## calculator
module calculator #(parameter BCDdigits = 2,parameter cols_count=4,parameter rows_count=4)(
                                                                                          input clk,rst,start,
                                                                                          output [cols_count-1:0] cols,
                                                                                          input [rows_count-1:0] rows,
                                                                                          output reg [7:0] digit1,digit2,digit3,digit4,
                                                                                          output reg sign);
For scale: about 110 flip-flops, roughly 44 I/O pins, roughly 0.037 mm^2 of cells after synthesis.
clock: 85.0 ns
lec_check: 0
cap_margin: 20
core_aspect_ratio: 1.23
core_margin: 8
core_utilization: 57
cts_cluster_diameter: 187
cts_cluster_size: 99
gpl_routability_driven: 0
gpl_timing_driven: 0
hold_slack_margin: -0.07
slew_margin: 0
tns_end_percent: 5
run.sh (not shown) runs the stock make flow with config.mk's settings and CLKGATE_MAP_FILE=.
The baseline ran to the end with no violations.
==> next run, changes <==
- CORE_ASPECT_RATIO: 1.23 -> unset
- CORE_MARGIN: 8 -> 2
- CORE_UTILIZATION: 57 -> 40
- CTS_CLUSTER_DIAMETER: 187 -> unset
- CTS_CLUSTER_SIZE: 99 -> unset
- GPL_TIMING_DRIVEN: 0 -> unset
- HOLD_SLACK_MARGIN: -0.07 -> unset
- SLEW_MARGIN: 0 -> 20
- TNS_END_PERCENT: 5 -> unset
- clock period: 85.0 -> 52.6 ns (I/O delays scaled with it)
=> The changed run finished but failed the layout checks on setup timing. Non-clock buffer count climbs by 1826. Cell area rises by 37%. Final cell count grows by 36%.
==> next run, changes <==
- GPL_ROUTABILITY_DRIVEN: 0 -> unset
- clock period: 52.6 -> 48.7 ns (I/O delays scaled with it)
The changed run produced a layout that fails on setup timing.
Worst setup slack loses 3.9 ns.
Clock skew goes down by 0.0068 ns.
Via count is about the same.
Core utilization goes down by 0.21 points.
Critical path depth went up by 29.
Routed wire length stays flat.
Global-route usage went up by 0.42 points.
Register-to-register slack gets worse by 3.9 ns.
Clock-buffer cell count rose by 1.
Cell area went down slightly.
==> next run, changes <==
- CORE_UTILIZATION: 40 -> 65
- HOLD_SLACK_MARGIN: unset -> -0.1
- clock period: 48.7 -> 72.9 ns (I/O delays scaled with it)
The new run finished but fails on setup timing. Worst setup slack improved by 22 ns. Global-route usage came out higher by 9.6 points. Routed wire length came out lower by about 9%. Non-clock buffer count falls by 1683.

calculator again, from the RTL that the note above started with.
clock: 74.7 ns
lec_check: 0
abc_area: 1
cap_margin: 15
core_aspect_ratio: 1.14
core_margin: 2
core_utilization: 71
cts_cluster_diameter: 260
cts_cluster_size: 17
slew_margin: 25
==> next run, changes <==
- ABC_AREA: 1 -> default
- CAP_MARGIN: 15 -> 20
- CORE_ASPECT_RATIO: 1.14 -> default
- CORE_UTILIZATION: 71 -> 58
- CTS_CLUSTER_DIAMETER: 260 -> default
- CTS_CLUSTER_SIZE: 17 -> default
- SLEW_MARGIN: 25 -> 20
- clock period: 74.7 -> 69.7 ns (I/O delays scaled with it)
With this change the flow finished but failed the layout checks on negative setup slack.
Global-route usage rises by 1.9 points.
Critical path depth is lower by 55.
Final area is higher by 20%.
Register-to-register slack is worse by 12000 ps.
Routed wire length went up by 21%.
Clock-buffer cell count falls by 1.
Clock skew barely changes.
Sequential share of layout area falls by 1.0 points.
==> next run, changes <==
- CORE_UTILIZATION: 58 -> 40
- clock period: 69.7 -> 85.0 ns (I/O delays scaled with it)
Result: Now the flow completed with no timing, DRC or antenna violations. Non-clock buffer count is lower by 1338. Clock skew is about the same. Setup slack improves by 9600 ps. Via count is lower by about a fifth. Synthesized cell count is unchanged.

Setup of build 71:
Starting RTL as in the previous note.
clock: 76.4 ns
lec_check: 0
abc_area: 1
cap_margin: 20
core_margin: 2
core_utilization: 72
cts_cluster_diameter: 400
cts_cluster_size: 95
place_density: 0.42
setup_slack_margin: -1.34
slew_margin: 20
Build 71: all stages complete, timing, DRC and antenna checks passed
> inputs changed (build 71 -> build 13)
Settings: CTS_CLUSTER_SIZE no longer set, was 95; PLACE_DENSITY no longer set, was 0.42; ABC_AREA no longer set, was 1; CORE_UTILIZATION now 12, was 72; CTS_CLUSTER_DIAMETER no longer set, was 400; SETUP_SLACK_MARGIN no longer set, was -1.34; the clock period (ns, I/O delays scaled along) now 116.0, was 76.4.
--- outcome ---
Of the two values seen for main logic family after synthesis, simple AND/OR/NAND/NOR gates was produced by build 71 and AND-OR/OR-AND gates by build 13.
The run showing the smaller initial standard-cell utilization of the core is build 13.
Build 13 against build 71: worst clock skew level; die height up 130%; routed wire length now sits lower.
Re area of all sequential standard cells: no difference whatsoever between build 71 and build 13.
Compared to build 71, build 13 has share of the core filled with cells 61 points lower.
Going from build 71 to build 13, final area now sits lower; register fraction of the total cell area now sits higher; post-layout instance count excluding filler cells now sits higher.
### build 13 -> build 48
Settings: a change of CORE_UTILIZATION from 12 to 58; a change of the clock period (ns, I/O delays scaled along) from 116.0 to 68.8.
--- outcome ---
- Complete run, failing final checks: build 48, reason negative setup slack.
- Build 13 finished every step from synthesis to the final layout, and the layout passed the timing, DRC and antenna checks.
- Diff build 13 and build 48: maximum operating frequency higher in build 48
- Flip-flop and latch share of the layout cell area ended up 1.6 points lower on build 48 than on build 13.
- | routed via count | higher: build 48 |
- Diff build 13 -> build 48: wire length grew by 57%; number of tap instances dropped about 80%.
- The worst hold slack of build 48 and that of build 13 are within noise of each other.

Starting RTL as in the previous note.
export LEC_CHECK = 0
export ABC_AREA = 0
export CAP_MARGIN = 30
export CORE_ASPECT_RATIO = 1.14
export CORE_MARGIN = 2
export CORE_UTILIZATION = 50
export CTS_CLUSTER_SIZE = 32
export HOLD_SLACK_MARGIN = 0.29
export PLACE_DENSITY = 0.66
export SLEW_MARGIN = 25
create_clock -name core_clock -period 87.7 [get_ports {clk}]
Then changed:
- CAP_MARGIN: 30 -> 35
- CORE_UTILIZATION: 50 -> 30
- CTS_CLUSTER_DIAMETER: unset -> 167
- CTS_CLUSTER_SIZE: 32 -> 100
- HOLD_SLACK_MARGIN: 0.29 -> unset
- PLACE_DENSITY: 0.66 -> unset
- clock period: 87.7 -> 140.0 ns (I/O delays scaled with it)
The changed run finished with timing, DRC and antenna clean.
Global-route usage decreases by 13 points.
Worst setup slack gets better by 39 ns.
Non-clock buffer count decreases by 89.
Sequential share of layout area increases by 0.10 points.
First-iteration DRC count decreases by 24%.
Final cell count increases by 9.0%.
Maximum frequency decreases by about 14%.
Sequential cell count stays the same.
Then changed:
- CORE_UTILIZATION: 30 -> 50
- CTS_CLUSTER_DIAMETER: 167 -> 156
- CTS_CLUSTER_SIZE: 100 -> 99
- TNS_END_PERCENT: unset -> 20
Utilization climbs by 21 points; non-clock buffer count goes up by 8; routed wire length went up by 12%; clock skew grows by 0.0055 ns; fmax stays flat; register-to-register slack got worse by 0.18 ns; setup slack loses 0.18 ns.
Then changed:
- CAP_MARGIN: 35 -> 5
- CELL_PAD_IN_SITES_GLOBAL_PLACEMENT: unset -> 1
- CORE_UTILIZATION: 50 -> 36
- CTS_CLUSTER_DIAMETER: 156 -> 235
- CTS_CLUSTER_SIZE: 99 -> 63
- GPL_ROUTABILITY_DRIVEN: unset -> 1
- TNS_END_PERCENT: 20 -> unset
What happened:
- The changed run went through all stages and came out clean
- die size goes up by about 40%
- routed wire length came out higher by about 9%
- synthesized cell count is unchanged
- design area increases by 1.0%
- setup slack gets worse by 1.5 ns
- fmax falls by 1.5%
Then changed:
- CAP_MARGIN: 5 -> 35
- CELL_PAD_IN_SITES_GLOBAL_PLACEMENT: 1 -> unset
- CTS_CLUSTER_DIAMETER: 235 -> 292
- GPL_ROUTABILITY_DRIVEN: 1 -> 0
After rerunning: Utilization barely changes; hold slack loses 0.038 ns; via count hardly moves; sequential share of layout area is about the same; wire length decreases by about a fifth; clock skew went up by 0.0031 ns; final cell count barely changes; critical path depth rose by 4; count of clock-buffer cells in the layout goes down by 1.
